// mat_mul
module mat_mul #
	(
        parameter integer DIM_LOG = 2,     
        parameter integer DIM = 2**DIM_LOG,
        parameter integer SIZE = DIM*DIM,
        parameter integer SIZE_LOG = 2*DIM_LOG,
        parameter integer DATA_WIDTH = 32
    )
    (
		input wire  s00_axi_aclk,
		input wire  s00_axi_aresetn,
		output wire  s00_axis_tready,
		input wire [DATA_WIDTH-1 : 0] s00_axis_tdata,
		input wire  s00_axis_tlast,
        input wire  s00_axis_tvalid,
		output wire  m00_axis_tvalid,
        output wire [DATA_WIDTH-1 : 0] m00_axis_tdata,
        output wire [(DATA_WIDTH/8)-1 : 0] m00_axis_tstrb,
        output wire  m00_axis_tlast,
        input wire  m00_axis_tready,
        input wire sel,
        input wire start
    );
Settings: LEC_CHECK=0, CAP_MARGIN=20, CORE_MARGIN=2, CORE_UTILIZATION=72, CTS_CLUSTER_SIZE=25, PLACE_DENSITY_LB_ADDON=0.02, SETUP_SLACK_MARGIN=2.77, SLEW_MARGIN=20; clock period 9.58 ns.
run.sh (not shown) runs the stock make flow with config.mk's settings and CLKGATE_MAP_FILE=.
The baseline passed the timing, DRC and antenna checks.
==> next run, changes <==
CORE_UTILIZATION = 67   (was 72)
PLACE_DENSITY = 0.6   (was default)
PLACE_DENSITY_LB_ADDON = default   (was 0.02)
SETUP_SLACK_MARGIN = default   (was 2.77)
What happened: Clock skew decreases by 0.019 ns. Routed wire length decreases by about a fifth. First-iteration DRC count decreases by well over a third. Setup slack got worse by 0.78 ns. Global-route usage decreases by 10 points. Register-to-register slack got worse by 0.78 ns. Cell count decreases slightly. Worst hold slack got worse by 0.017 ns.
==> next run, changes <==
CORE_UTILIZATION = 40   (was 67)
CTS_CLUSTER_SIZE = default   (was 25)
clock period = 8.65 ns   (was 9.58 ns; I/O delays follow)
Effect:
- area after synthesis does not change
- wire length went up by about 3.7%
- setup slack loses 0.60 ns
- worst hold slack loses 0.026 ns
- cell count went up by 19%
- critical path depth stays the same
- non-clock buffer count went up by 19
==> next run, changes <==
clock period = 10.0 ns   (was 8.65 ns; I/O delays follow)
Outcome:
- clock skew barely changes
- utilization falls by 0.20 points
- routed wire length falls slightly
- global-route usage hardly moves
- critical path depth falls by 3
- first-iteration DRC count rises by roughly a tenth
- count of clock-buffer cells in the layout falls by 2
- synthesized cell count is unchanged

---

run 1:
Starting RTL as in the previous note.
make LEC_CHECK=0 CAP_MARGIN=20 CELL_PAD_IN_SITES_DETAIL_PLACEMENT=1 CELL_PAD_IN_SITES_GLOBAL_PLACEMENT=3 CORE_MARGIN=2 CORE_UTILIZATION=30 CTS_CLUSTER_SIZE=54 GPL_ROUTABILITY_DRIVEN=1 GPL_TIMING_DRIVEN=0 MIN_ROUTING_LAYER=met2 PLACE_DENSITY_LB_ADDON=0.12 SLEW_MARGIN=20 TNS_END_PERCENT=90 finish   # period 6.76 ns
In run 1 the implementation completed, yet the final layout does not meet the checks, the culprit being setup timing.
Edits applied to the flow inputs when going from run 1 to run 2:
Settings: a change of CTS_CLUSTER_SIZE from 54 to 90; a deleted PLACE_DENSITY_LB_ADDON that had been 0.12; a deleted MIN_ROUTING_LAYER that had been met2; a deleted GPL_TIMING_DRIVEN that had been 0; a deleted TNS_END_PERCENT that had been 90; a deleted GPL_ROUTABILITY_DRIVEN that had been 1; a deleted CELL_PAD_IN_SITES_DETAIL_PLACEMENT that had been 1; an added ABC_AREA of 1; a change of CORE_UTILIZATION from 30 to 70; a deleted CELL_PAD_IN_SITES_GLOBAL_PLACEMENT that had been 3; a change of the clock period (ns, I/O delays scaled along) from 6.76 to 4.8.
==> results <==
Layout checks on run 2: not met. Flow itself completed; violations: setup timing. [flow] run 1 | stages: complete | final checks: fail | reason: setup timing. Design area (higher): run 1. Core utilization: run 2 vs run 1 up 44 points.
Inputs modified between run 2 and run 3:
Settings: clearing ABC_AREA, which used to be 1; putting PLACE_DENSITY at 0.6 where nothing was set; putting CTS_CLUSTER_DIAMETER at 223 where nothing was set; clearing CTS_CLUSTER_SIZE, which used to be 90; swapping 4.8 for 6.97 in the clock period (ns, I/O delays scaled along).
### Flow results
The flow completed for run 2, but it is not clean: the layout still shows setup timing. [flow] run 3 | stages: complete | final checks: fail | reason: setup timing. Diff run 2 -> run 3: post-layout worst setup margin now larger; chip footprint now smaller; insertion delay of the later-clocked pin in the worst-skew pair now larger; tally of unique sky130hd cells used after synthesis now larger. [compare] base=run 2 new=run 3: width of the die lower; biggest fanout along the worst timing path higher.
--- input diff run 3..run 4 ---
Settings: CORE_UTILIZATION changed from 70 to 72; CTS_CLUSTER_DIAMETER changed from 223 to 66; ABC_AREA newly set to 1; the clock period (ns, I/O delays scaled along) changed from 6.97 to 5.51.
==> results <==
- Not one of run 3 and run 4 finished clean.
- In run 3 the implementation completed, yet the final layout does not meet the checks, the culprit being setup timing.
- [run 4] flow finished | final checks: failed | reasons: setup timing
- Going from run 3 to run 4, number of failing setup endpoints in the final timing report grew by more than 100%.
- Run 4 vs run 3: die size up in run 4
- After detailed routing, run 3 needs more wire than run 4.
- For the number of nets in the layout, run 4 came in about 44% higher than run 3 did.
- Compared to run 3, run 4 leaves less free space in the core.
- Setup slack in run 4 is smaller than in run 3.
- Fraction of area in multi-input gates essentially unchanged between run 4 and run 3.
